$ cat flow/design.v
`timescale 1ns/10ps
module  ATCONV(
	input		clk,
	input		reset,
	output 	    busy,	
	input		ready,	
	output reg	[11:0]	iaddr,
	input signed [12:0]	idata,
	output	reg 	cwr,
	output  reg	[11:0]	caddr_wr,
	output reg 	[12:0] 	cdata_wr,
	output	reg 	crd,
	output reg	[11:0] 	caddr_rd,
	input 	[12:0] 	cdata_rd,
	output reg 	csel
	);
	reg [2:0] cur_state, next_state;
	localparam IDLE = 3'd0;
	localparam READ_IMAGE = 3'd1;
	localparam WRITE_MEM0 = 3'd2;
	localparam READ_MEM0 = 3'd3;
	localparam WRITE_MEM1 = 3'd4;
	localparam FINISH = 3'd5;
	reg [5:0] col, row;
	reg [4:0] tempX_L0, tempY_L0;
	reg [3:0] cnt;
	wire [3:0] is_pad;
	assign is_pad[0] = (col < 6'd2);
	assign is_pad[1] = (col > 6'd61);
	assign is_pad[2] = (row < 6'd2);
	assign is_pad[3] = (row > 6'd61);
	assign busy = !(cur_state == FINISH || cur_state == IDLE);
    reg signed [12:0] kernal;
	reg signed [29:0] conv_sum;
	reg [12:0] max;
	always @(posedge clk or posedge reset) begin
		if(reset) cur_state <= IDLE; 
		else cur_state <= next_state;
	end
	always @(*) begin
		case(cur_state)
			IDLE: begin
				if(ready == 1'b1) next_state = READ_IMAGE;
				else next_state = IDLE;
			end
			READ_IMAGE: begin
				if(cnt == 4'd11) next_state = WRITE_MEM0;
				else next_state = READ_IMAGE;
			end
			WRITE_MEM0: begin
				if(row == 6'd63 && col == 6'd63) next_state = READ_MEM0;
				else next_state = READ_IMAGE;
			end
			READ_MEM0: begin
				if(cnt == 4'd5) next_state = WRITE_MEM1;
				else next_state = READ_MEM0;
			end
			WRITE_MEM1: begin
				if(row == 6'd62 && col == 6'd62) next_state = FINISH;
				else next_state = READ_MEM0;
			end
			FINISH: begin
				next_state = IDLE;
			end
			default: begin
				next_state = IDLE;
			end
		endcase
	end
	always @(posedge clk or posedge reset) begin
		if(reset) begin
			col <= 6'd0;
			row <= 6'd0;
			cnt <= 4'd0;
			tempX_L0 <= 5'd0;
			tempY_L0 <= 5'd0;
			csel <= 1'b0;
			cwr <= 1'b0;
			crd <= 1'b0;
			max <= 13'd0;
			iaddr <= 12'd0;
			caddr_rd <= 12'd0;
			caddr_wr <= 12'd0;
			cdata_wr <= 13'd0;
		end
		else begin
			case(cur_state)
				READ_IMAGE: begin
					case(cnt)
						4'd0: begin   
							case({is_pad[2], is_pad[0]})
								2'b00: iaddr <= {row-6'd2, col-6'd2};
								2'b01: iaddr <= {row-6'd2, 6'd0};
								2'b10: iaddr <= {6'd0, col-6'd2};
								2'b11: iaddr <= {6'd0, 6'd0};
						    endcase
							conv_sum <= 30'd0;
						end
						4'd1: begin   
							if(is_pad[2] == 1'b1) iaddr <= {6'd0, col};
							else iaddr <= {row-6'd2, col};
							conv_sum <= $signed(idata) * kernal;
						end
						4'd2: begin   
							case({is_pad[2], is_pad[1]})
								2'b00: iaddr <= {row-6'd2, col+6'd2};
								2'b01: iaddr <= {row-6'd2, 6'd63};
								2'b10: iaddr <= {6'd0, col+6'd2};
								2'b11: iaddr <= {6'd0, 6'd63};
							endcase
							conv_sum <= conv_sum + $signed(idata) * kernal;
						end
						4'd3: begin   
							if(is_pad[0] == 1'b1) iaddr <= {row, 6'd0};
							else iaddr <= {row, col-6'd2};
							conv_sum <= conv_sum + $signed(idata) * kernal;
						end
						4'd4: begin   
							iaddr <= {row, col};
							conv_sum <= conv_sum + $signed(idata) * kernal;
						end
						4'd5: begin   
							if(is_pad[1] == 1'b1) iaddr <= {row, 6'd63};
							else iaddr <= {row, col+6'd2};
							conv_sum <= conv_sum + $signed(idata) * kernal;
						end
						4'd6: begin   
							case({is_pad[3], is_pad[0]})
								2'b00: iaddr <= {row+6'd2, col-6'd2};
								2'b01: iaddr <= {row+6'd2, 6'd0};
								2'b10: iaddr <= {6'd63, col-6'd2};
								2'b11: iaddr <= {6'd63, 6'd0};
							endcase
							conv_sum <= conv_sum + $signed(idata) * kernal;
						end
						4'd7: begin   
							if(is_pad[3] == 1'b1) iaddr <= {6'd63, col};
							else iaddr <= {row+6'd2, col};
							conv_sum <= conv_sum + $signed(idata) * kernal;
						end
						4'd8: begin   
							case({is_pad[3], is_pad[1]})
								2'b00: iaddr <= {row+6'd2, col+6'd2};
								2'b01: iaddr <= {row+6'd2, 6'd63};
								2'b10: iaddr <= {6'd63, col+6'd2};
								2'b11: iaddr <= {6'd63, 6'd63};
							endcase
							conv_sum <= conv_sum + $signed(idata) * kernal;
						end
						4'd9: begin
							conv_sum <= conv_sum + $signed(idata) * kernal;
						end
						4'd10: begin
							conv_sum <= conv_sum + $signed(13'h1FF4);
						end
						4'd11: begin
							caddr_wr <= {row, col};
							cdata_wr <= (conv_sum[16] || conv_sum[16:4] <= 13'd11)? 13'd0 : conv_sum[16:4]-13'd11;
						end
					endcase
					if(cnt == 11) begin
						cnt <= 4'd0;
						cwr <= 1'b1;
						csel <= 1'b0;
					end
					else 
						cnt <= cnt + 4'd1;
				end
				WRITE_MEM0: begin
					cwr <= 1'b0;
					if(col == 6'd63) begin
						col <= 6'd0;
						row <= row + 6'd1;
					end
					else 
						col <= col + 6'd1;
					if(row == 6'd63 && col == 6'd63) begin
						row <= 6'd0;
						col <= 6'd0;
						cwr <= 1'b0;
						crd <= 1'b1;
						csel <= 1'b0;
					end
				end
				READ_MEM0: begin
					case(cnt)
						4'd0: begin
							caddr_rd <= {row, col};
							max <= 13'd0;
						end
						4'd1: begin
							caddr_rd <= {row, col+6'd1};
							max <= cdata_rd;
						end
						4'd2: begin
							caddr_rd <= {row+6'd1, col};
							max <= (max > cdata_rd)? max : cdata_rd; 
						end
						4'd3: begin
							caddr_rd <= {row+6'd1, col+6'd1};
							max <= (max > cdata_rd)? max : cdata_rd; 
						end
						4'd4: begin
							max <= (max > cdata_rd)? max : cdata_rd;
						end
						4'd5: begin 
							caddr_wr <= {tempY_L0, tempX_L0};
							if(max != 13'd0) begin
								if(max[3:0] != 13'd0) cdata_wr <= (max[12:4] + 1) << 4;
								else cdata_wr <= max[12:4] << 4;
							end
							else 
								cdata_wr <= 13'd0;
						end
					endcase
					if(cnt == 4'd5) begin
						cnt <= 4'd0;
						cwr <= 1'b1;
						crd <= 1'b0;
						csel <= 1'b1;
					end
					else 
						cnt <= cnt + 4'd1;
				end
				WRITE_MEM1: begin
					if(tempX_L0 == 5'd31) begin
						tempY_L0 <= tempY_L0 + 5'd1;
						tempX_L0 <= 5'd0;
					end
					else 
						tempX_L0 <= tempX_L0 + 5'd1;
					if(col == 6'd62) begin
						col <= 6'd0;
						row <= row + 6'd2;
					end
					else
						col <= col + 6'd2;
					if(row == 6'd62 && col == 6'd62) begin
						cwr <= 1'b0;
						crd <= 1'b0;
						csel <= 1'b0;
					end
					else begin
						cwr <= 1'b0;
						crd <= 1'b1;
						csel <= 1'b0;
					end
				end
				FINISH: begin
					row <= 6'd0;
					col <= 6'd0;
					tempX_L0 <= 5'd0;
					tempY_L0 <= 5'd0;
				end
			endcase
		end
	end
	always @(*) begin
		case(cnt)
			4'd1: kernal = 13'h1FFF;
			4'd2: kernal = 13'h1FFE;
			4'd3: kernal = 13'h1FFF;
			4'd4: kernal = 13'h1FFC;
			4'd5: kernal = 13'h0010;
			4'd6: kernal = 13'h1FFC;
			4'd7: kernal = 13'h1FFF;
			4'd8: kernal = 13'h1FFE;
			4'd9: kernal = 13'h1FFF;
			default: kernal = 13'h0;
		endcase
	end
endmodule
$ cat flow/config.mk
export PLATFORM = sky130hd
export DESIGN_NAME = ATCONV
export DESIGN_NICKNAME = ATCONV
export VERILOG_FILES = /design/flow/design.v
export SDC_FILE = /design/flow/constraint.sdc
export NUM_CORES = 4
export LEC_CHECK = 0
export CAP_MARGIN = 20
export CELL_PAD_IN_SITES_GLOBAL_PLACEMENT = 0
export CORE_ASPECT_RATIO = 0.92
export CORE_MARGIN = 2
export CORE_UTILIZATION = 72
export CTS_CLUSTER_DIAMETER = 216
export CTS_CLUSTER_SIZE = 38
export HOLD_SLACK_MARGIN = -0.04
export PLACE_DENSITY_LB_ADDON = 0.3
export SETUP_SLACK_MARGIN = 0.55
export SLEW_MARGIN = 15
$ cat flow/constraint.sdc
create_clock -name core_clock -period 3.27 [get_ports {clk}]
set_input_delay 0.6540 -clock core_clock [delete_from_list [all_inputs] [get_ports {clk}]]
set_output_delay 0.6540 -clock core_clock [all_outputs]
set_load 0.01 [all_outputs]
$ cat flow/run.sh
#!/bin/bash
# the make line also repeats each setting of config.mk as NAME=value (left out here)
make -C /OpenROAD-flow-scripts/flow DESIGN_CONFIG=/design/flow/config.mk WORK_HOME=/design/flow/orfs CLKGATE_MAP_FILE= finish
==> results of run 1 <==
per-stage QoR:
step / TNS [ns] / hold slack, ns / cells / worst slack [ns]
2_1_floorplan: -31.83 / 0.467 / 1326 / -3.37
3_3_place_gp: -38.08 / 0.461 / 1719 / -3.64
3_5_place_dp: -42.36 / 0.470 / 1719 / -3.97
==> summary.txt, run 1 <==
yosys + openroad results -> status did not finish, failing step 4_1_cts, tool error message [ERROR DPL-0033] detailed placement checks failed during check placement., Post-synth top cells inv_1, nand2_1, ha_1, dfrtp_1, o21ai_0, most frequent cell after synthesis inv_1, Dominant combinational family adder cells, Synth Area per Inst 8.78 um2, Post-Syn Area 11600 um2, I/O Pins 82, fp util 0.737, Simple-Gate Fraction of Synth Area 0.150, XOR Share, Synth 0.0631, register area share after synthesis 0.252, Final HPWL DP 27400 um, Top area cell types dfrtp_1, ha_1, fa_1, Rows 44, Synth flops 114, GP Congestion 0.973, Post-Synth Adder-Cell Area 0.250, Die Width 137 um, Top cell area share 0.206, Syn Inst Count 1326, Synth Warn # 1, ao+oa area frac 0.179, placed instance area 14300 um2, Post-synth EDFFs 17, Synth Net Count 1546, PortBufs 81, main flop type dfrtp_1, core area 15800 um2, Die Footprint 17200 um2, Chip Area, Yosys 11600 um2, die height 126 um, most area-hungry cell type in the Yosys netlist dfrtp_1, Unique cell types 75, mux frac, synth 0.0370, ys async rst share 0.851, cells in synth_stat.txt 1326
==> inputs of run 2 (changes only) <==
Settings changed: ABC_AREA set to 1, CELL_PAD_IN_SITES_GLOBAL_PLACEMENT 0 to not set, CORE_ASPECT_RATIO 0.92 to not set, CTS_CLUSTER_DIAMETER 216 to not set, CTS_CLUSTER_SIZE 38 to not set, HOLD_SLACK_MARGIN -0.04 to not set, PLACE_DENSITY set to 0.42, PLACE_DENSITY_LB_ADDON 0.3 to not set, SETUP_SLACK_MARGIN 0.55 to 1.03, SLEW_MARGIN 15 to 20.
Clock period 3.27 ns to 4.58 ns, I/O delays scaled along.
==> run 2 against run 1 <==
- synthesized cell count grew 17%
- the run again fails in 4_1_cts
- die size shrank 0.13%
- area after synthesis shrank 0.13%
==> summary.txt, run 2 <==
yosys + openroad results -> status did not finish, failing step 4_1_cts, tool error message [ERROR DPL-0033] detailed placement checks failed during check placement., most area-hungry cell type in the Yosys netlist dfrtp_1, dpl ws -3.02 ns (+0.946 ns), cells in synth_stat.txt 1552 (+17%), Post-Synth Adder-Cell Area 0.248 (-0.00226), Post-synth top cells inv_1, nand2_1, nor2_1, ha_1, o21ai_0, core area 15800 um2 (+0.17%), GP Congestion 0.986 (+1.3%), Post-Syn Area 11600 um2 (-0.13%), Chip Area, Yosys 11600 um2 (-0.13%), placed cells 1975 (+15%), Final HPWL DP 30200 um (+10%), XOR Share, Synth 0.0354 (-0.0277), register area share after synthesis 0.253 (+0.000326), Die Width 131 um (-4.0%), fp util 0.735 (-0.00223), Simple-Gate Fraction of Synth Area 0.216 (+0.0664), Syn Inst Count 1552 (+17%), Top area cell types dfrtp_1, ha_1, fa_1, Synth flops 114 (unchanged), Rows 46 (+4.5%), Post-synth EDFFs 17 (unchanged), Synth Warn # 1 (unchanged), I/O Pins 82 (unchanged), Die Footprint 17200 um2 (-0.13%), PortBufs 81 (unchanged), ao+oa area frac 0.139 (-0.0401), ys async rst share 0.851 (unchanged), Synth Area per Inst 7.49 um2 (-15%), Unique cell types 53 (-29%), die height 131 um (+4.1%), Top cell area share 0.207 (+0.000267), placed instance area 14300 um2 (-0.13%), main flop type dfrtp_1, Synth Net Count 1772 (+15%), most frequent cell after synthesis inv_1, Dominant combinational family adder cells, mux frac, synth 0 (-0.0370)
==> inputs of run 3 (changes only) <==
Settings changed: CORE_ASPECT_RATIO set to 0.7, PLACE_DENSITY 0.42 to not set, PLACE_DENSITY_LB_ADDON set to 0.04, SETUP_SLACK_MARGIN 1.03 to not set.
Clock period 4.58 ns to 4.0 ns, I/O delays scaled along.
==> run 3 against run 2 <==
- die size about the same
- the run again fails in 4_1_cts
- synthesized cell count unchanged
- area after synthesis unchanged
==> summary.txt, run 3 <==
yosys + openroad results -> ys async rst share 0.851 (unchanged), Post-synth EDFFs 17 (unchanged), Rows 38 (-17%), core area 15600 um2 (-1.2%), mux frac, synth 0 (unchanged), placed cells 1957 (-0.91%), die height 110 um (-16%), Dominant combinational family adder cells, dpl ws -3.77 ns (-0.748 ns), Final HPWL DP 31900 um (+5.6%), Syn Inst Count 1552 (unchanged), GP Congestion 1.00 (+1.4%), most area-hungry cell type in the Yosys netlist dfrtp_1, tool error message [ERROR DPL-0038] Utilization greater than 100%, impossible to legalize, status did not finish, PortBufs 81 (unchanged), Post-synth top cells inv_1, nand2_1, nor2_1, ha_1, o21ai_0, cells in synth_stat.txt 1552 (unchanged), register area share after synthesis 0.253 (unchanged), Unique cell types 53 (unchanged), Top area cell types dfrtp_1, ha_1, fa_1, Synth Net Count 1772 (unchanged), Synth flops 114 (unchanged), I/O Pins 82 (unchanged), Synth Area per Inst 7.49 um2 (unchanged), Die Width 156 um (+19%), XOR Share, Synth 0.0354 (unchanged), Post-Synth Adder-Cell Area 0.248 (unchanged), failing step 4_1_cts, Top cell area share 0.207 (unchanged), most frequent cell after synthesis inv_1, Die Footprint 17200 um2 (about the same), Chip Area, Yosys 11600 um2 (unchanged), Post-Syn Area 11600 um2 (unchanged), ao+oa area frac 0.139 (unchanged), Simple-Gate Fraction of Synth Area 0.216 (unchanged), Synth Warn # 1 (unchanged), main flop type dfrtp_1, fp util 0.743 (+0.00870)
-- run 3: metrics by stage --
| step | util | area, um2 | hold WS [ns] |
|---|---|---|---|
| detailed placement | 0.905 | 14200 | 0.473 |
| global placement | 0.905 | 14200 | 0.462 |
| floorplan | - | 12100 | 0.492 |
==> inputs of run 4 (changes only) <==
Settings changed: CORE_ASPECT_RATIO 0.7 to 1.72, CORE_UTILIZATION 72 to 40, CTS_CLUSTER_DIAMETER set to 191, GPL_ROUTABILITY_DRIVEN set to 0, HOLD_SLACK_MARGIN set to 0.09, PLACE_DENSITY_LB_ADDON 0.04 to not set.
Clock period 4.0 ns to 14.9 ns, I/O delays scaled along.
==> run 4 against run 3 <==
- the run now finishes clean
- synthesized cell count unchanged
- area after synthesis did not move
- die size rose by 77%
==> summary.txt, run 4 <==
run metrics: ao+oa area frac 0.139 (unchanged), CTS Root Cell clkbuf_16, maxcap violations 0, CP max FO 5, tool warnings 42, dpl ws 4.67 ns (+8.44 ns), H-tree Lvls 4, post-route antenna net violation count 0, Post-synth EDFFs 17 (unchanged), final wirelength 33000 um, core area 28500 um2 (+82%), CP delay by family, top adder cells, most area-hungry cell type in the Yosys netlist dfrtp_1, Post-CTS Setup Inserts 0, GR Util met1 0.227, Synth Warn # 1 (unchanged), GR peak layer met2, Die Footprint 30500 um2 (+77%), Worst EP arrival 10.04 ns, CP peak stage delay 0.57 ns, mux frac, synth 0 (unchanged), ys async rst share 0.851 (unchanged), first-pass GRT wire length 53600 um, GRT Total Usage 0.225, area of the multi-input gates 7420 um2, gr ovfl total 0, # resized after CTS 0, Syn Inst Count 1552 (unchanged), WP data required 15.08 ns, Slew HR 0.361, number of clock sinks 114, via count 10400, Rows 81 (+110%), cells in synth_stat.txt 1552 (unchanged), fp util 0.408 (-0.335), Num CTS Buffers 17, hold path start caddr_wr[2], CP bufs+invs 9, Worst Setup EP conv_sum[16], Startpoint Class primary input, Dominant combinational family adder cells, Max Clk Rate 101 MHz, Synth-to-Final Area Change 15.2%, Insertion Delay late pin 0.43 ns, Worst Hold Class flip-flop to flip-flop, Slew @ Worst Pin 0.958 ns, Chip Area, Yosys 11600 um2 (unchanged), Unique cell types 53 (unchanged), Post-synth top cells inv_1, nand2_1, nor2_1, ha_1, o21ai_0, Antenna Cells 0, placed instance area 12800 um2 (-9.5%), worst setup path start idata[4], main flop type dfrtp_1, slowest CP cell clkdlybuf4s50_1, antenna violations before repair 0, vias in the first global route 10800, Hold Crit Depth 2, number of cells on the worst reg-to-reg path 43, CTS tree yes, most frequent cell after synthesis inv_1, via/cell ratio 5.19, RSZ-0062 raised after global routing no, Simple-Gate Fraction of Synth Area 0.216 (unchanged), fin crit share 0.662, Post-Layout Cell Count 2013, DRC 0, Fin. Hold Viols 0, r2r setup slk 6.85 ns, Clock Tree Buf Depth 2, WL/cell 16.4 um, Top area cell types dfrtp_1, ha_1, fa_1, Final HPWL DP 27000 um (-16%), CP endpoint kind flip-flop, Min Clock Period, post-route 9.86 ns, Crit path top cell by count inv_1, largest net degree at the start of global routing 76, Clock Skews 0.00866 ns, Final Cell Area 13400 um2, Hold Buf Count CTS 0, die height 228 um (+110%), Die Width 134 um (-14%), Final setup viols 0, Synth Net Count 1772 (unchanged), XOR Share, Synth 0.0354 (unchanged), setup ws final 5.04 ns, Iteration-0 DRC Markers 484, Min-Delay Endpoint caddr_wr[2], I/O Pins 82 (unchanged), max-slew violations 0, PortBufs 81 (unchanged), status no timing/DRC/antenna violations, reg-to-reg startpoint cnt[1], Synth flops 114 (unchanged), Post-Syn Area 11600 um2 (unchanged), Post-Synth Adder-Cell Area 0.248 (unchanged), DRT Pass-1 Iters 5, Top cell area share 0.207 (unchanged), Synth Area per Inst 7.49 um2 (unchanged), GR Util met3 0.0267, GR Util met2 0.431, register area share after synthesis 0.253 (unchanged), register area 2940 um2, placed cells 1982 (+1.3%), worst setup path category primary input to flip-flop, FILL cells 2865, Total Negative Setup Slacks 0 ns, Worst path depth 39, Final #Nets 1848, RR Endpoint conv_sum[16], Reg clk slew, reported paths 0.06 ns
[run 4: area by class of cell]
cell class / instances / area share
Clock inverter: 9 / 0.00775
Multi-Input combinational cell: 1105 / 0.554
Inverter: 305 / 0.0856
Clock buffer: 22 / 0.0355
Timing Repair Buffer: 85 / 0.0628
Sequential cell: 114 / 0.219
Tap cell: 373 / 0.0348
[run 4: metal layers]
metal  up-vias  wire length (um)
li1       5166                 -
met1      4918             12200
met2       262             17700
met4         0              2080
met3        94              1040
met5         -                 0
[run 4: metrics by stage]
step                 util  hold WS (ns)
floorplan               -         0.492
global placement    0.450         0.466
detailed placement  0.450         0.473
CTS                 0.470         0.486
global route        0.470         0.501
finish              0.470         0.481
==> inputs of run 5 (changes only) <==
Settings changed: ABC_AREA 1 to not set, CELL_PAD_IN_SITES_GLOBAL_PLACEMENT set to 0, CORE_ASPECT_RATIO 1.72 to not set, CORE_UTILIZATION 40 to 72, CTS_CLUSTER_DIAMETER 191 to 75, GPL_ROUTABILITY_DRIVEN 0 to not set, HOLD_SLACK_MARGIN 0.09 to not set, PLACE_DENSITY_LB_ADDON set to 0.04, SETUP_SLACK_MARGIN set to 1.89, SLEW_MARGIN 20 to 15.
Clock period 14.9 ns to 6.36 ns, I/O delays scaled along.
==> run 5 against run 4 <==
- the run now fails in 5_1_grt
- synthesized cell count down 15%
- die size down 44%
- area after synthesis increased by 0.13%
==> summary.txt, run 5 <==
yosys + openroad results -> Post-Syn Area 11600 um2 (+0.13%), register area share after synthesis 0.252 (-0.000326), Synth Warn # 1 (unchanged), placed cells 1691 (-15%), Synth Net Count 1546 (-13%), mux frac, synth 0.0370 (+0.0370), XOR Share, Synth 0.0631 (+0.0277), main flop type dfrtp_1, ao+oa area frac 0.179 (+0.0401), cells in synth_stat.txt 1326 (-15%), tool error message [ERROR DPL-0038] Utilization greater than 100%, impossible to legalize, Synth Area per Inst 8.78 um2 (+17%), Chip Area, Yosys 11600 um2 (+0.13%), core area 15800 um2 (-44%), Unique cell types 75 (+42%), Clock Tree Buf Depth 2 (unchanged), GP Congestion 0.921, number of clock sinks 114 (unchanged), Post-Synth Adder-Cell Area 0.250 (+0.00226), Syn Inst Count 1326 (-15%), CTS Root Cell clkbuf_16, most area-hungry cell type in the Yosys netlist dfrtp_1, I/O Pins 82 (unchanged), Post-synth EDFFs 17 (unchanged), Simple-Gate Fraction of Synth Area 0.150 (-0.0664), Final HPWL DP 25000 um (-7.4%), status did not finish, Die Footprint 17200 um2 (-44%), PortBufs 81 (unchanged), placed instance area 13800 um2 (+7.4%), ys async rst share 0.851 (unchanged), Rows 46 (-43%), Num CTS Buffers 17 (unchanged), Top cell area share 0.206 (-0.000267), Hold Buf Count CTS 0 (unchanged), failing step 5_1_grt, Dominant combinational family adder cells, Die Width 131 um (-2.1%), H-tree Lvls 4 (unchanged), fp util 0.735 (+0.327), most frequent cell after synthesis inv_1, Synth flops 114 (unchanged), Top area cell types dfrtp_1, ha_1, fa_1, die height 131 um (-42%), Post-synth top cells inv_1, nand2_1, ha_1, dfrtp_1, o21ai_0
==> run 5: timing repair <==
| action | CTS |
|---|---|
| buffers inserted | 34 |
| setup endpoints to repair | 13 |
| pin swaps | 67 |
| gates resized | 136 |
==> run 5: per-stage QoR <==
| stage | worst slack, ns | TNS [ns] | hold WS (ns) |
|---|---|---|---|
| 2_1_floorplan | -0.528 | -2.00 | 0.467 |
| 3_3_place_gp | -1.07 | -6.76 | 0.461 |
| 3_5_place_dp | -1.42 | -10.18 | 0.471 |
| 4_1_cts | -0.387 | -1.45 | 0.487 |
==> inputs of run 6 (changes only) <==
Settings changed: CELL_PAD_IN_SITES_GLOBAL_PLACEMENT 0 to not set, CTS_CLUSTER_DIAMETER 75 to not set, CTS_CLUSTER_SIZE set to 36, PLACE_DENSITY_LB_ADDON 0.04 to 0.26, SETUP_SLACK_MARGIN 1.89 to not set, SLEW_MARGIN 15 to 20.
Clock period 6.36 ns to 6.88 ns, I/O delays scaled along.
==> run 6 against run 5 <==
- area after synthesis is the same
- die size is the same
- synthesized cell count is the same
- the run again fails in 5_1_grt
==> summary.txt, run 6 <==
yosys + openroad results -> status did not finish, failing step 5_1_grt, tool error message [ERROR GRT-0232] Routing congestion too high. Check the congestion heatmap in the GUI., ao+oa area frac 0.179 (unchanged), Unique cell types 75 (unchanged), Final HPWL DP 24900 um (-0.27%), GP Congestion 0.925 (+0.43%), Syn Inst Count 1326 (unchanged), Die Width 131 um (unchanged), register area share after synthesis 0.252 (unchanged), XOR Share, Synth 0.0631 (unchanged), I/O Pins 82 (unchanged), Top area cell types dfrtp_1, ha_1, fa_1, cells in synth_stat.txt 1326 (unchanged), mux frac, synth 0.0370 (unchanged), number of clock sinks 114 (unchanged), dpl ws -0.919 ns (+0.502 ns), fp util 0.735 (unchanged), Num CTS Buffers 17 (unchanged), Chip Area, Yosys 11600 um2 (unchanged), most frequent cell after synthesis inv_1, Synth flops 114 (unchanged), Simple-Gate Fraction of Synth Area 0.150 (unchanged), Post-Synth Adder-Cell Area 0.250 (unchanged), Post-synth EDFFs 17 (unchanged), Dominant combinational family adder cells, Synth Area per Inst 8.78 um2 (unchanged), Top cell area share 0.206 (unchanged), most area-hungry cell type in the Yosys netlist dfrtp_1, core area 15800 um2 (unchanged), Synth Net Count 1546 (unchanged), main flop type dfrtp_1, Post-synth top cells inv_1, nand2_1, ha_1, dfrtp_1, o21ai_0, PortBufs 81 (unchanged), ys async rst share 0.851 (unchanged), Die Footprint 17200 um2 (unchanged), CTS Root Cell clkbuf_16, GRT Total Usage 0.803, Synth Warn # 1 (unchanged), Hold Buf Count CTS 0 (unchanged), die height 131 um (unchanged), gr ovfl total 157, H-tree Lvls 4 (unchanged), Clock Tree Buf Depth 2 (unchanged), Post-Syn Area 11600 um2 (unchanged), Rows 46 (unchanged)
[run 6: per-stage QoR]
stage	hold slack [ns]	std cells	cell area (um2)
2_1_floorplan	0.467	1326	11800
3_3_place_gp	0.460	1686	13600
4_1_cts	0.480	1740	14600
3_5_place_dp	0.467	1686	13600
[run 6: metal layers]
| metal | GRT overflow | global-route usage |
|---|---|---|
| met1 | 1 | 0.783 |
| met2 | 73 | 0.964 |
| met3 | 2 | 0.641 |
| met4 | 81 | 0.894 |
| met5 | 0 | 0.199 |
[run 6: repair_timing]
item | 4_1_cts
setup buffers | 23
pin swaps | 51
gates cloned | 0
gates resized | 115
endpoints found under the setup margin | 7
==> inputs of run 7 (changes only) <==
Settings changed: ABC_AREA set to 0, CAP_MARGIN 20 to 5, CELL_PAD_IN_SITES_GLOBAL_PLACEMENT set to 1, CORE_ASPECT_RATIO set to 1.12, CORE_MARGIN 2 to 9, CORE_UTILIZATION 72 to 22, CTS_CLUSTER_DIAMETER set to 245, CTS_CLUSTER_SIZE 36 to 18, GPL_ROUTABILITY_DRIVEN set to 1, GPL_TIMING_DRIVEN set to 0, MAX_ROUTING_LAYER set to met5, MIN_ROUTING_LAYER set to met2, PLACE_DENSITY_LB_ADDON 0.26 to 0.27, SETUP_SLACK_MARGIN set to 1.37, TNS_END_PERCENT set to 15.
Clock period 6.88 ns to 10.0 ns, I/O delays scaled along.
==> run 7 against run 6 <==
- the run now finishes clean
- area after synthesis is the same
- die size rose to 3.6 times the previous value
- synthesized cell count unchanged
==> summary.txt, run 7 <==
run metrics: WL/cell 18.3 um, Top area cell types dfrtp_1, ha_1, fa_1, RSZ-0062 raised after global routing yes, maxcap violations 0, via/cell ratio 6.51, Iteration-0 DRC Markers 1933, Hold Crit Depth 2, Synth flops 114 (unchanged), CTS tree yes, most area-hungry cell type in the Yosys netlist dfrtp_1, Startpoint Class primary input, GP Congestion 0.875 (-5.4%), CP bufs+invs 3, Final HPWL DP 29900 um (+20%), GR Util met2 0.237, worst setup path category primary input to flip-flop, vias in the first global route 16000, Max Clk Rate 121 MHz, Unique cell types 75 (unchanged), Min-Delay Endpoint caddr_wr[8], CP delay by family, top adder cells, Synth Net Count 1546 (unchanged), GRT Total Usage 0.193, Final Cell Area 14000 um2, Final setup viols 0, Synth Warn # 1 (unchanged), Worst path depth 28, Die Width 235 um (+79%), Post-Syn Area 11600 um2 (unchanged), most frequent cell after synthesis inv_1, max-slew violations 0, antenna violations before repair 0, Worst EP arrival 8.46 ns, mux frac, synth 0.0370 (unchanged), Syn Inst Count 1326 (unchanged), XOR Share, Synth 0.0631 (unchanged), Reg clk slew, reported paths 0.06 ns, CP max FO 10, WP data required 10.16 ns, DRC 0, Fin. Hold Viols 0, I/O Pins 82 (unchanged), register area share after synthesis 0.252 (unchanged), Dominant combinational family adder cells, Slew HR 0.324, reg-to-reg startpoint cnt[1], RR Endpoint conv_sum[16], CP peak stage delay 0.51 ns, GR Util met1 0, GR peak layer met3, fin crit share 0.829, worst setup path start idata[3], tool warnings 43, final wirelength 38700 um, largest net degree at the start of global routing 65, GR Util met3 0.257, Post-synth top cells inv_1, nand2_1, ha_1, dfrtp_1, o21ai_0, Rows 88 (+91%), Final #Nets 1642, PortBufs 76 (-6.2%), Synth Area per Inst 8.78 um2 (unchanged), Clock Tree Buf Depth 2 (unchanged), die height 261 um (+99%), Die Footprint 61500 um2 (+260%), r2r setup slk 1.88 ns, Clock Skews 0.0143 ns, Synth-to-Final Area Change 19.9%, Antenna Cells 0, Post-synth EDFFs 17 (unchanged), ys async rst share 0.851 (unchanged), slowest CP cell fa_1, Num CTS Buffers 17 (unchanged), Top cell area share 0.206 (unchanged), hold path start caddr_wr[8], via count 13700, Simple-Gate Fraction of Synth Area 0.150 (unchanged), number of clock sinks 114 (unchanged), Post-Synth Adder-Cell Area 0.250 (unchanged), Min Clock Period, post-route 8.29 ns, main flop type dfrtp_1, Worst Setup EP conv_sum[16], cells in synth_stat.txt 1326 (unchanged), Insertion Delay late pin 0.44 ns, H-tree Lvls 4 (unchanged), status no timing/DRC/antenna violations, first-pass GRT wire length 61000 um, ao+oa area frac 0.179 (unchanged), placed instance area 13300 um2 (-2.2%), fp util 0.224 (-0.511), CP endpoint kind flip-flop, number of cells on the worst reg-to-reg path 31, post-layout util 0.269, Total Negative Setup Slacks 0 ns, Worst Hold Class flip-flop to flip-flop, DRT Pass-1 Iters 8, post-route antenna net violation count 0, Slew @ Worst Pin 1.01 ns, CTS Root Cell clkbuf_16, gr ovfl total 0, Chip Area, Yosys 11600 um2 (unchanged), core area 52000 um2 (+230%)
==> run 7: stage by stage <==
step           hold slack [ns]  std cells  setup slack (ns)
2_1_floorplan            0.467       1326              1.83
3_3_place_gp             0.469       2077             0.738
3_5_place_dp             0.467       2078             0.732
4_1_cts                  0.486       2110              1.42
5_1_grt                  0.516       2110              1.32
6_report                 0.481       2110              1.71
==> run 7: final cells by class <==
type                       instances  area, um2
clock buffer                      18        450
buffer                            65        270
fill                            5661      38000
sequential                       114       2940
clock inverter                    14        109
inverter                         144        546
tap                              675        845
timing repair buffer              77        793
multi-input combinational       1003       8010
==> run 7: per-layer routing <==
layer  part of all wire  wire length [um]
met4              0.048              1870
met2               0.54             21000
met3               0.41             15800
met5                  0                 0
met1                  0                 0
==> run 7: what timing repair did <==
item	4_1_cts	5_1_grt
gates resized	4	39
hold buffers	0	0
setup buffers	0	0
endpoints found under the setup margin	2	5
pin swaps	0	2
==> inputs of run 8 (changes only) <==
Settings changed: ABC_AREA 0 to not set, CAP_MARGIN 5 to 20, CELL_PAD_IN_SITES_GLOBAL_PLACEMENT 1 to 0, CORE_ASPECT_RATIO 1.12 to 0.9, CORE_MARGIN 9 to 2, CORE_UTILIZATION 22 to 72, CTS_CLUSTER_DIAMETER 245 to 216, CTS_CLUSTER_SIZE 18 to 38, GPL_ROUTABILITY_DRIVEN 1 to not set, GPL_TIMING_DRIVEN 0 to not set, MAX_ROUTING_LAYER met5 to not set, MIN_ROUTING_LAYER met2 to not set, PLACE_DENSITY set to 0.35, PLACE_DENSITY_LB_ADDON 0.27 to not set, SETUP_SLACK_MARGIN 1.37 to not set, SLEW_MARGIN 20 to 15, TNS_END_PERCENT 15 to not set.
Clock period 10.0 ns to 2.81 ns, I/O delays scaled along.
==> run 8 against run 7 <==
- the flow now stops in 5_1_grt
- synthesized cell count is the same
- die size decreased by 72%
- area after synthesis unchanged
==> summary.txt, run 8 <==
yosys + openroad results -> status did not finish, failing step 5_1_grt, tool error message [ERROR GRT-0116] Global routing finished with congestion. Check the congestion regions in the DRC Viewer., Post-Synth Adder-Cell Area 0.250 (unchanged), register area share after synthesis 0.252 (unchanged), Post-synth top cells inv_1, nand2_1, ha_1, dfrtp_1, o21ai_0, XOR Share, Synth 0.0631 (unchanged), mux frac, synth 0.0370 (unchanged), main flop type dfrtp_1, Synth Warn # 1 (unchanged), Synth Area per Inst 8.78 um2 (unchanged), Chip Area, Yosys 11600 um2 (unchanged), Unique cell types 75 (unchanged), Die Footprint 17200 um2 (-72%), Clock Tree Buf Depth 2 (unchanged), Rows 44 (-50%), Top cell area share 0.206 (unchanged), CTS Root Cell clkbuf_16, Simple-Gate Fraction of Synth Area 0.150 (unchanged), most area-hungry cell type in the Yosys netlist dfrtp_1, I/O Pins 82 (unchanged), H-tree Lvls 4 (unchanged), number of clock sinks 114 (unchanged), Post-synth EDFFs 17 (unchanged), ao+oa area frac 0.179 (unchanged), Top area cell types dfrtp_1, ha_1, fa_1, most frequent cell after synthesis inv_1, Die Width 138 um (-41%), gr ovfl total 50, Post-Syn Area 11600 um2 (unchanged), fp util 0.729 (+0.505), core area 16000 um2 (-69%), Syn Inst Count 1326 (unchanged), die height 125 um (-52%), GP Congestion 0.977 (+12%), Synth Net Count 1546 (unchanged), Synth flops 114 (unchanged), dpl ws -4.32 ns (-5.06 ns), Dominant combinational family adder cells, Num CTS Buffers 17 (unchanged), GRT Total Usage 0.756, Hold Buf Count CTS 0 (unchanged), cells in synth_stat.txt 1326 (unchanged), placed cells 1734 (-17%), PortBufs 81 (+6.6%), ys async rst share 0.851 (unchanged), Final HPWL DP 27400 um (-8.4%)
-- run 8: per-layer routing --
layer / GRT overflow / track usage
met2: 26 / 0.945
met1: 0 / 0.741
met3: 1 / 0.590
met4: 23 / 0.788
met5: 0 / 0.129
-- run 8: timing repair --
action / in CTS
setup buffers: 25
pin swaps: 60
endpoints found under the hold margin: 0
setup endpoints to repair: 30
resized: 81
-- run 8: through the flow --
step	instance area, um2	setup TNS, ns	hold WS [ns]
after global placement	14400	-49.25	0.461
after floorplan	12200	-38.67	0.467
after CTS	15600	-44.29	0.482
after detailed placement	14400	-54.69	0.469
==> inputs of run 9 (changes only) <==
Settings changed: CAP_MARGIN 20 to 5, CELL_PAD_IN_SITES_GLOBAL_PLACEMENT 0 to not set, CORE_ASPECT_RATIO 0.9 to not set, CORE_UTILIZATION 72 to 70, CTS_CLUSTER_DIAMETER 216 to not set, CTS_CLUSTER_SIZE 38 to 36, PLACE_DENSITY 0.35 to not set, SLEW_MARGIN 15 to 20.
Clock period 2.81 ns to 7.08 ns, I/O delays scaled along.
==> run 9 against run 8 <==
- synthesized cell count is the same
- die size up 2.8%
- area after synthesis did not move
- the layout now fails its checks (setup timing)
==> summary.txt, run 9 <==
run metrics: Synth flops 114 (unchanged), slowest CP cell fa_1, Max Clk Rate 135 MHz, most frequent cell after synthesis inv_1, Dominant combinational family adder cells, CTS Root Cell clkbuf_16, Synth Warn # 1 (unchanged), main flop type dfrtp_1, Antenna Cells 0, Worst EP arrival 7.57 ns, Clock Tree Buf Depth 2 (unchanged), Crit path top cell by count fa_1, status failed layout checks, number of clock sinks 114 (unchanged), tool warnings 45, Hold Crit Depth 1, fp util 0.710 (-0.0196), I/O Pins 82 (unchanged), Top area cell types dfrtp_1, ha_1, fa_1, register area share after synthesis 0.252 (unchanged), Chip Area, Yosys 11600 um2 (unchanged), Synth Area per Inst 8.78 um2 (unchanged), Insertion Delay late pin 0.45 ns, mux frac, synth 0.0370 (unchanged), CP bufs+invs 5, Post-synth EDFFs 17 (unchanged), cells in synth_stat.txt 1326 (unchanged), number of cells on the worst reg-to-reg path 31, Layout Check Fails setup timing, Worst Hold Class flip-flop to flip-flop, ys async rst share 0.851 (unchanged), GP Congestion 0.919 (-5.9%), GRT Total Usage 0.396, CP endpoint kind flip-flop, post-route antenna net violation count 0, Reg clk slew, reported paths 0.06 ns, Final Cell Area 14600 um2, Post-Syn Area 11600 um2 (unchanged), setup ws final -0.326 ns, Unique cell types 75 (unchanged), via count 11800, die height 133 um (+6.7%), most area-hungry cell type in the Yosys netlist dfrtp_1, Iteration-0 DRC Markers 1354, placed instance area 13500 um2 (-6.2%), reg-to-reg startpoint cnt[2], Worst path depth 31, Post-synth top cells inv_1, nand2_1, ha_1, dfrtp_1, o21ai_0, WP data required 7.24 ns, gr ovfl total 0, Min Clock Period, post-route 7.41 ns, XOR Share, Synth 0.0631 (unchanged), Slew HR 0.326, largest net degree at the start of global routing 73, Top cell area share 0.206 (unchanged), Min-Delay Endpoint caddr_rd[9], WL/cell 23.9 um, CP delay by family, top adder cells, core area 16400 um2 (+2.8%), Clock Skews 0.0234 ns, CTS tree yes, Syn Inst Count 1326 (unchanged), Final #Nets 1719, Startpoint Class flip-flop, Simple-Gate Fraction of Synth Area 0.150 (unchanged), Final setup viols 6, first-pass GRT wire length 55700 um, maxcap violations 0, PortBufs 81 (unchanged), DRT Pass-1 Iters 7, worst setup path category flip-flop to flip-flop, Worst Setup EP conv_sum[16], Hold Buf Count CTS 0 (unchanged), RR Endpoint conv_sum[16], Die Width 133 um (-3.7%), Die Footprint 17700 um2 (+2.8%), final wirelength 41400 um, antenna violations before repair 0, DRC 0, H-tree Lvls 4 (unchanged), Synth Net Count 1546 (unchanged), Post-Synth Adder-Cell Area 0.250 (unchanged), CP peak stage delay 0.59 ns, Fin. Hold Viols 0, Synth-to-Final Area Change 25.4%, fin crit share 1.05, CP max FO 22, Rows 47 (+6.8%), max-slew violations 0, Final HPWL DP 24700 um (-10%), hold path start caddr_rd[9], worst setup path start cnt[2], r2r setup slk -0.33 ns, vias in the first global route 11200, Slew @ Worst Pin 1.01 ns, via/cell ratio 6.81, Num CTS Buffers 17 (unchanged), ao+oa area frac 0.179 (unchanged)
## run 9: through the flow
step / instances / setup slack [ns] / setup TNS, ns / hold WS, ns / util
final: 1732 / -0.326 / -1.45 / 0.477 / 0.890
after global routing: 1732 / -0.447 / -2.20 / 0.495 / 0.890
after CTS: 1717 / 0.00118 / 0 / 0.481 / 0.865
after detailed placement: 1677 / -0.884 / -4.82 / 0.466 / 0.821
after global placement: 1677 / -0.574 / -3.09 / 0.459 / 0.821
after floorplan: 1326 / -0.0269 / -0.0269 / 0.467 / -
## run 9: what timing repair did
| action | 4_1_cts | 5_1_grt |
|---|---|---|
| setup buffers | 7 | 15 |
| gates cloned | 1 | 0 |
| pin swaps | 12 | 35 |
| resized | 41 | 83 |
| setup endpoints to repair | 6 | 6 |
## run 9: per-layer routing
| metal | part of all wire | vias to the layer above | wire, um | GRT usage |
|---|---|---|---|---|
| met4 | 0.093 | 0 | 3830 | 0.218 |
| met1 | 0.33 | 5515 | 13800 | 0.456 |
| met3 | 0.10 | 378 | 4150 | 0.0556 |
| li1 | - | 4933 | - | - |
| met5 | 0 | - | 0 | 0 |
| met2 | 0.47 | 976 | 19600 | 0.712 |
## run 9: cell type report
type | count | area (um2)
Multi-Input combinational cell | 1003 | 8380
Fill cell | 728 | 1810
Timing Repair Buffer | 219 | 1880
Sequential cell | 114 | 2940
Clock buffer | 18 | 439
Tap cell | 220 | 275
Inverter | 144 | 548
Clock inverter | 14 | 140
==> inputs of run 10 (changes only) <==
Settings changed: CAP_MARGIN 5 to 20, CORE_UTILIZATION 70 to 72, PLACE_DENSITY set to 0.65.
Clock period 7.08 ns to 6.87 ns, I/O delays scaled along.
==> run 10 against run 9 <==
- the layout still fails its checks (setup timing)
- hold slack gained 0.0021 ns
- cell area up 2.5%
- sequential cell count is the same
- register-to-register slack worse by 0.73 ns
- synthesized cell count unchanged
- first-iteration DRC count grew 100%
- largest cell class unchanged
==> summary.txt, run 10 <==
run metrics: Worst Hold Class flip-flop to flip-flop, post-route antenna net violation count 0 (unchanged), via count 13300 (+12%), Hold Crit Depth 2 (+1), Clock Skews 0.0119 ns (-0.0115 ns), gr ovfl total 0 (unchanged), H-tree Lvls 4 (unchanged), largest net degree at the start of global routing 74 (+1.4%), FILL cells 473 (-35%), CTS Root Cell clkbuf_16, setup ws final -1.06 ns (-0.734 ns), CP max FO 8 (-64%), core area 15800 um2 (-3.5%), register area share after synthesis 0.252 (unchanged), Max Clk Rate 126 MHz (-6.6%), ao+oa area frac 0.179 (unchanged), ys async rst share 0.851 (unchanged), Worst EP arrival 8.10 ns (+0.53 ns), CP bufs+invs 5 (unchanged), placed instance area 13500 um2 (+0.60%), Post-synth top cells inv_1, nand2_1, ha_1, dfrtp_1, o21ai_0, tool warnings 48 (+6.7%), Min Clock Period, post-route 7.93 ns (+0.524 ns), Unique cell types 75 (unchanged), post-layout util 0.946 (+0.0557), Slew @ Worst Pin 1.13 ns (+0.123 ns), Final Cell Area 15000 um2 (+2.5%), cells in synth_stat.txt 1326 (unchanged), Iteration-0 DRC Markers 2765 (+100%), first-pass GRT wire length 65600 um (+18%), Worst path depth 29 (-6.5%), DRT Pass-1 Iters 23 (+16), Synth Warn # 1 (unchanged), status failed layout checks, Insertion Delay late pin 0.44 ns (about the same), antenna violations before repair 6 (+6), reg-to-reg startpoint cnt[1], Post-Syn Area 11600 um2 (unchanged), Dominant combinational family adder cells, max-slew violations 0 (unchanged), Die Width 131 um (-1.4%), Post-synth EDFFs 17 (unchanged), CP endpoint kind flip-flop, Final setup viols 8 (+2), final wirelength 52300 um (+26%), Hold Buf Count CTS 0 (unchanged), Final #Nets 1727 (+0.47%), Final HPWL DP 24100 um (-2.4%), Layout Check Fails setup timing, Top area cell types dfrtp_1, ha_1, fa_1, Die Footprint 17200 um2 (-2.7%), dpl ws -0.982 ns (-0.0978 ns), RSZ-0062 raised after global routing yes, Synth Net Count 1546 (unchanged), fin crit share 1.15 (+0.108), XOR Share, Synth 0.0631 (unchanged), main flop type dfrtp_1, number of cells on the worst reg-to-reg path 29 (-6.5%), most area-hungry cell type in the Yosys netlist dfrtp_1, hold path start iaddr[9], Reg clk slew, reported paths 0.07 ns (about the same), number of clock sinks 114 (unchanged), WP data required 7.04 ns (-0.20 ns), WL/cell 30.1 um (+26%), fp util 0.735 (+0.0260), CP delay by family, top adder cells, vias in the first global route 12600 (+12%), maxcap violations 0 (unchanged), RR Endpoint conv_sum[16], Synth flops 114 (unchanged), PortBufs 81 (unchanged), die height 131 um (-1.4%), slowest CP cell fa_2, Simple-Gate Fraction of Synth Area 0.150 (unchanged), Synth Area per Inst 8.78 um2 (unchanged), CP peak stage delay 0.74 ns (+0.15 ns), Clock Tree Buf Depth 2 (unchanged), CTS tree yes, Chip Area, Yosys 11600 um2 (unchanged), via/cell ratio 7.64 (+12%), mux frac, synth 0.0370 (unchanged), most frequent cell after synthesis inv_1, r2r setup slk -1.06 ns (-0.73 ns), Num CTS Buffers 17 (unchanged), Synth-to-Final Area Change 28.6%, worst setup path category flip-flop to flip-flop, Total Negative Setup Slacks -5.69 ns (-4.24 ns), GP Congestion 0.920 (about the same), Post-Synth Adder-Cell Area 0.250 (unchanged), DRC 0 (unchanged), Min-Delay Endpoint iaddr[9], Fin. Hold Viols 0 (unchanged), worst setup path start cnt[1], Worst Setup EP conv_sum[16], Syn Inst Count 1326 (unchanged), Top cell area share 0.206 (unchanged), Startpoint Class flip-flop, Rows 46 (-2.1%), Slew HR 0.244 (-0.0825), I/O Pins 82 (unchanged), GRT Total Usage 0.480 (+0.0834)
-- run 10: cell type report --
cell class	instances	area, um2	area share
diodes	1	2.50	0.000167
repair inverters	1	7.51	0.000502
inverters	144	551	0.0368
well taps	216	270	0.0181
clock inverters	12	144	0.00961
multi-input cells	1003	8640	0.578
flip-flops and latches	114	2940	0.196
clock buffers	20	478	0.0319
repair buffers	226	1930	0.129
-- run 10: stage by stage --
stage,hold slack (ns),cells
global route,0.494,1737
detailed placement,0.468,1682
global placement,0.460,1682
CTS,0.482,1731
floorplan,0.467,1326
finish,0.479,1737
-- run 10: routing by layer --
layer  wire, um  track usage
met1      15100        0.538
met2      20500        0.780
met5        390            0
met3       9060        0.134
met4       7250        0.365
-- run 10: what timing repair did --
| item | 4_1_cts | 5_1_grt |
|---|---|---|
| setup buffers | 15 | 5 |
| hold endpoints to repair | 0 | 0 |
| pin swaps | 46 | 53 |
| cloned | 2 | 0 |
| resized | 102 | 71 |
| setup endpoints to repair | 7 | 8 |
==> inputs of run 11 (changes only) <==
Settings changed: CORE_UTILIZATION 72 to 70, PLACE_DENSITY 0.65 to not set, PLACE_DENSITY_LB_ADDON set to 0.04, SETUP_SLACK_MARGIN set to 2.01.
Clock period 6.87 ns to 7.04 ns, I/O delays scaled along.
==> run 11 against run 10 <==
- the run now fails in 5_1_grt
- synthesized cell count unchanged
- area after synthesis is the same
- die size grew 2.8%
==> summary.txt, run 11 <==
yosys + openroad results -> Chip Area, Yosys 11600 um2 (unchanged), Post-synth top cells inv_1, nand2_1, ha_1, dfrtp_1, o21ai_0, Post-Syn Area 11600 um2 (unchanged), Top area cell types dfrtp_1, ha_1, fa_1, main flop type dfrtp_1, XOR Share, Synth 0.0631 (unchanged), placed cells 1671 (-0.65%), number of clock sinks 114 (unchanged), GP Congestion 0.932 (+1.4%), Final HPWL DP 24200 um (+0.67%), die height 133 um (+1.4%), H-tree Lvls 4 (unchanged), ao+oa area frac 0.179 (unchanged), I/O Pins 82 (unchanged), fp util 0.710 (-0.0260), Num CTS Buffers 17 (unchanged), Hold Buf Count CTS 0 (unchanged), Unique cell types 75 (unchanged), placed instance area 13600 um2 (about the same), Die Width 133 um (+1.4%), register area share after synthesis 0.252 (unchanged), ys async rst share 0.851 (unchanged), Top cell area share 0.206 (unchanged), Clock Tree Buf Depth 2 (unchanged), Post-synth EDFFs 17 (unchanged), failing step 5_1_grt, Synth Warn # 1 (unchanged), Post-Synth Adder-Cell Area 0.250 (unchanged), Synth Net Count 1546 (unchanged), PortBufs 81 (unchanged), Rows 47 (+2.2%), Die Footprint 17700 um2 (+2.8%), most area-hungry cell type in the Yosys netlist dfrtp_1, mux frac, synth 0.0370 (unchanged), core area 16400 um2 (+3.7%), cells in synth_stat.txt 1326 (unchanged), Synth flops 114 (unchanged), Dominant combinational family adder cells, Synth Area per Inst 8.78 um2 (unchanged), most frequent cell after synthesis inv_1, status did not finish, Syn Inst Count 1326 (unchanged), CTS Root Cell clkbuf_16, Simple-Gate Fraction of Synth Area 0.150 (unchanged)
## run 11: per-stage QoR
| step | util | worst slack, ns | TNS, ns | hold WS [ns] |
|---|---|---|---|---|
| floorplan | - | 0.0149 | 0 | 0.467 |
| detailed placement | 0.826 | -0.818 | -4.43 | 0.465 |
| global placement | 0.826 | -0.560 | -2.63 | 0.462 |
| CTS | 0.913 | 0.104 | 0 | 0.477 |
## run 11: timing repair
item | in CTS
endpoints found under the hold margin | 0
endpoints found under the setup margin | 12
pin swaps | 73
gates resized | 163
buffers inserted | 38
==> inputs of run 12 (changes only) <==
Settings changed: CORE_UTILIZATION 70 to 58, CTS_CLUSTER_SIZE 36 to 60, MAX_ROUTING_LAYER set to met4, PLACE_DENSITY_LB_ADDON 0.04 to not set, SETUP_SLACK_MARGIN 2.01 to -0.61, TNS_END_PERCENT set to 5.
Clock period 7.04 ns to 8.68 ns, I/O delays scaled along.
==> run 12 against run 11 <==
- now clean on timing, DRC and antenna
- area after synthesis did not move
- synthesized cell count unchanged
- die size is 20% higher
==> summary.txt, run 12 <==
run metrics: number of clock sinks 114 (unchanged), setup ws final 0.627 ns, Hold Crit Depth 2, Hold Buf Count CTS 0 (unchanged), ao+oa area frac 0.179 (unchanged), gr ovfl total 0, main flop type dfrtp_1, Synth Area per Inst 8.78 um2 (unchanged), CP bufs+invs 2, Simple-Gate Fraction of Synth Area 0.150 (unchanged), CTS Root Cell clkbuf_16, Chip Area, Yosys 11600 um2 (unchanged), post-route antenna net violation count 0, Syn Inst Count 1326 (unchanged), Total Negative Setup Slacks 0 ns, status no timing/DRC/antenna violations, Top area cell types dfrtp_1, ha_1, fa_1, Slew HR 0.323, Worst Hold Class flip-flop to flip-flop, WP data required 8.85 ns, Worst path depth 27, via/cell ratio 5.90, via count 9784, Crit path top cell by count ha_1, DRC 0, core area 19600 um2 (+19%), Worst Setup EP conv_sum[16], Die Footprint 21200 um2 (+20%), CP delay by family, top adder cells, Rows 51 (+8.5%), Iteration-0 DRC Markers 786, most area-hungry cell type in the Yosys netlist dfrtp_1, Final #Nets 1601, GRT Total Usage 0.293, hold path start caddr_wr[11], Synth Warn # 1 (unchanged), fp util 0.594 (-0.115), Synth-to-Final Area Change 14.4%, reg-to-reg startpoint cnt[0], CP peak stage delay 0.64 ns, die height 146 um (+9.6%), register area share after synthesis 0.252 (unchanged), first-pass GRT wire length 49100 um, Synth Net Count 1546 (unchanged), largest net degree at the start of global routing 56, cells in synth_stat.txt 1326 (unchanged), Worst EP arrival 8.22 ns, RSZ-0062 raised after global routing no, tool warnings 44, Post-Synth Adder-Cell Area 0.250 (unchanged), GP Congestion 0.916 (-1.8%), Post-Syn Area 11600 um2 (unchanged), Post-synth top cells inv_1, nand2_1, ha_1, dfrtp_1, o21ai_0, slowest CP cell clkdlybuf4s50_1, Clock Tree Buf Depth 2 (unchanged), XOR Share, Synth 0.0631 (unchanged), WL/cell 17.7 um, Synth flops 114 (unchanged), # resized after CTS 0 (-100%), final wirelength 29400 um, Dominant combinational family adder cells, most frequent cell after synthesis inv_1, CP max FO 6, DRT Pass-1 Iters 4, Num CTS Buffers 17 (unchanged), r2r setup slk 0.98 ns, Min-Delay Endpoint caddr_wr[11], number of cells on the worst reg-to-reg path 28, Post-synth EDFFs 17 (unchanged), CTS tree yes, Fin. Hold Viols 0, Insertion Delay late pin 0.43 ns, Clock Skews 0.0199 ns, Final HPWL DP 22600 um (-6.7%), RR Endpoint conv_sum[15], CP endpoint kind flip-flop, Post-CTS Setup Inserts 0 (-100%), Final setup viols 0, PortBufs 81 (unchanged), Max Clk Rate 124 MHz, Min Clock Period, post-route 8.05 ns, Antenna Cells 0, max-slew violations 0, worst setup path start idata[4], worst setup path category primary input to flip-flop, antenna violations before repair 0, dpl ws 0.248 ns (+1.07 ns), Slew @ Worst Pin 1.02 ns, vias in the first global route 9421, mux frac, synth 0.0370 (unchanged), maxcap violations 0, ys async rst share 0.851 (unchanged), I/O Pins 82 (unchanged), Unique cell types 75 (unchanged), Startpoint Class primary input, Die Width 146 um (+9.6%), Reg clk slew, reported paths 0.07 ns, Top cell area share 0.206 (unchanged), H-tree Lvls 4 (unchanged), fin crit share 0.928, post-layout util 0.680
==> run 12: cell type report <==
type	count	area (um2)
clock buffer	18	450
clock inverter	14	179
fill	1655	6270
inverter	144	543
multi-input combinational	1003	7910
sequential	114	2940
tap	265	332
timing repair buffer	101	961
==> run 12: stage by stage <==
step,instances,hold WS (ns),instance area (um2)
final,1659,0.475,13300
after global routing,1659,0.503,13300
after CTS,1659,0.483,13300
after detailed placement,1627,0.467,12700
after global placement,1627,0.463,12700
after floorplan,1326,0.467,11600
==> run 12: layer usage <==
metal,vias up,track usage,wire [um]
met5,-,-,0
met4,0,0.0593,331
met3,31,0.0414,1860
met2,335,0.420,13000
met1,4732,0.442,14300
li1,4686,-,-
==> inputs of run 13 (changes only) <==
Settings changed: CELL_PAD_IN_SITES_GLOBAL_PLACEMENT set to 0, CORE_UTILIZATION 58 to 72, CTS_CLUSTER_DIAMETER set to 216, CTS_CLUSTER_SIZE 60 to 38, MAX_ROUTING_LAYER met4 to not set, PLACE_DENSITY_LB_ADDON set to 0.3, SETUP_SLACK_MARGIN -0.61 to not set, SLEW_MARGIN 20 to 40, TNS_END_PERCENT 5 to not set.
Clock period 8.68 ns to 2.96 ns, I/O delays scaled along.
==> run 13 against run 12 <==
- the run now fails in 4_1_cts
- die size shrank 19%
- synthesized cell count is the same
- area after synthesis is the same
==> summary.txt, run 13 <==
yosys + openroad results -> Rows 46 (-9.8%), XOR Share, Synth 0.0631 (unchanged), Post-synth EDFFs 17 (unchanged), Unique cell types 75 (unchanged), most frequent cell after synthesis inv_1, PortBufs 81 (unchanged), Synth Area per Inst 8.78 um2 (unchanged), cells in synth_stat.txt 1326 (unchanged), Simple-Gate Fraction of Synth Area 0.150 (unchanged), I/O Pins 82 (unchanged), core area 15800 um2 (-19%), Die Footprint 17200 um2 (-19%), register area share after synthesis 0.252 (unchanged), Chip Area, Yosys 11600 um2 (unchanged), Dominant combinational family adder cells, Synth Warn # 1 (unchanged), ao+oa area frac 0.179 (unchanged), status did not finish, Post-Syn Area 11600 um2 (unchanged), mux frac, synth 0.0370 (unchanged), Post-synth top cells inv_1, nand2_1, ha_1, dfrtp_1, o21ai_0, Syn Inst Count 1326 (unchanged), Final HPWL DP 27700 um (+22%), placed instance area 14200 um2 (+12%), ys async rst share 0.851 (unchanged), Top cell area share 0.206 (unchanged), most area-hungry cell type in the Yosys netlist dfrtp_1, failing step 4_1_cts, Synth flops 114 (unchanged), tool error message [ERROR DPL-0033] detailed placement checks failed during check placement., main flop type dfrtp_1, Synth Net Count 1546 (unchanged), Post-Synth Adder-Cell Area 0.250 (unchanged), GP Congestion 0.995 (+8.7%), Die Width 131 um (-10%), Top area cell types dfrtp_1, ha_1, fa_1, die height 131 um (-10%), fp util 0.735 (+0.141)
==> run 13: per-stage QoR <==
step / TNS, ns / setup slack [ns] / utilization / instances
detailed placement: -51.75 / -4.19 / 0.899 / 1727
floorplan: -36.34 / -3.68 / - / 1326
global placement: -46.65 / -3.88 / 0.899 / 1727
==> inputs of run 14 (changes only) <==
Settings changed: CELL_PAD_IN_SITES_GLOBAL_PLACEMENT 0 to not set, CORE_UTILIZATION 72 to 65, CTS_CLUSTER_DIAMETER 216 to not set, CTS_CLUSTER_SIZE 38 to not set, PLACE_DENSITY_LB_ADDON 0.3 to not set, SLEW_MARGIN 40 to 20.
Clock period 2.96 ns to 4.69 ns, I/O delays scaled along.
==> run 14 against run 13 <==
- synthesized cell count unchanged
- area after synthesis unchanged
- die size up 10%
- the layout now fails its checks (setup timing)
==> summary.txt, run 14 <==
run metrics: most frequent cell after synthesis inv_1, die height 138 um (+5.1%), placed cells 1725 (-0.12%), Post-Syn Area 11600 um2 (unchanged), XOR Share, Synth 0.0631 (unchanged), antenna violations before repair 1, Top cell area share 0.206 (unchanged), Worst Setup EP conv_sum[12], Post-Layout Cell Count 1787, RSZ-0062 raised after global routing yes, WL/cell 24.7 um, CP endpoint kind flip-flop, maxcap violations 0, Clock Skews 0.0125 ns, number of cells on the worst reg-to-reg path 30, fin crit share 1.60, Iteration-0 DRC Markers 1671, CTS Root Cell clkbuf_16, Final setup viols 13, Post-Synth Adder-Cell Area 0.250 (unchanged), Worst EP arrival 7.69 ns, CP peak stage delay 0.69 ns, Chip Area, Yosys 11600 um2 (unchanged), Crit path top cell by count ha_4, Synth Net Count 1546 (unchanged), tool warnings 47, first-pass GRT wire length 58600 um, ys async rst share 0.851 (unchanged), DRT Pass-1 Iters 14, Simple-Gate Fraction of Synth Area 0.150 (unchanged), Final HPWL DP 23800 um (-14%), dpl ws -2.66 ns (+1.54 ns), largest net degree at the start of global routing 77, WP data required 4.85 ns, gr ovfl total 0, cells in synth_stat.txt 1326 (unchanged), RR Endpoint conv_sum[12], Startpoint Class flip-flop, H-tree Lvls 4, PortBufs 81 (unchanged), CTS tree yes, Slew HR 0.304, Rows 48 (+4.3%), via/cell ratio 6.83, GP Congestion 0.970 (-2.5%), slowest CP cell nor3_1, Clock Tree Buf Depth 2, mux frac, synth 0.0370 (unchanged), ao+oa area frac 0.179 (unchanged), Min Clock Period, post-route 7.52 ns, Hold Buf Count CTS 0, number of clock sinks 114, GRT Total Usage 0.402, Post-synth top cells inv_1, nand2_1, ha_1, dfrtp_1, o21ai_0, Layout Check Fails setup timing, DRC 0, reg-to-reg startpoint cnt[2], Reg clk slew, reported paths 0.06 ns, Top area cell types dfrtp_1, ha_1, fa_1, max-slew violations 0, post-route antenna net violation count 0, Fin. Hold Viols 0, fp util 0.668 (-0.0671), Unique cell types 75 (unchanged), post-layout util 0.890, r2r setup slk -2.83 ns, vias in the first global route 11500, most area-hungry cell type in the Yosys netlist dfrtp_1, register area share after synthesis 0.252 (unchanged), Syn Inst Count 1326 (unchanged), main flop type dfrtp_1, Worst Hold Class flip-flop to flip-flop, status failed layout checks, Num CTS Buffers 17, Min Hold Slack 0.475 ns, via count 12200, Synth-to-Final Area Change 33.2%, Min-Delay Endpoint caddr_rd[11], Die Footprint 19000 um2 (+10%), worst setup path category flip-flop to flip-flop, worst setup path start cnt[2], CP delay by family, top adder cells, I/O Pins 82 (unchanged), Synth Warn # 1 (unchanged), Hold Crit Depth 2, Synth flops 114 (unchanged), CP max FO 10, placed instance area 14100 um2 (-1.1%), Final Cell Area 15500 um2, setup ws final -2.83 ns, Total Negative Setup Slacks -24.71 ns, Synth Area per Inst 8.78 um2 (unchanged), core area 17400 um2 (+10%), Final #Nets 1769, Antenna Cells 0, hold path start caddr_rd[11], Slew @ Worst Pin 1.04 ns, Max Clk Rate 133 MHz, Worst path depth 30, Post-synth EDFFs 17 (unchanged), final wirelength 44200 um, Insertion Delay late pin 0.44 ns, Dominant combinational family adder cells, CP bufs+invs 7, Die Width 138 um (+5.1%)
-- run 14: what timing repair did --
action | 4_1_cts | 5_1_grt
resized | 80 | 38
cloned | 1 | 0
setup buffers | 24 | 8
setup endpoints to repair | 13 | 13
pin swaps | 50 | 26
-- run 14: final cells by class --
class                   instances  area, um2
clock buffers                  22        495
repair buffers                268       2310
flip-flops and latches        114       2940
fillers                       821       1910
multi-input cells            1003       8810
repair inverters                1       3.75
well taps                     225        282
clock inverters                10        121
inverters                     144        548
-- run 14: layer usage --
metal  GRT usage  part of all wire  vias to the layer above
met4       0.189             0.086                       10
met3      0.0993              0.13                      419
li1            -                 -                     5025
met5           0            0.0041                        -
met2       0.699              0.46                     1058
met1       0.467              0.33                     5687
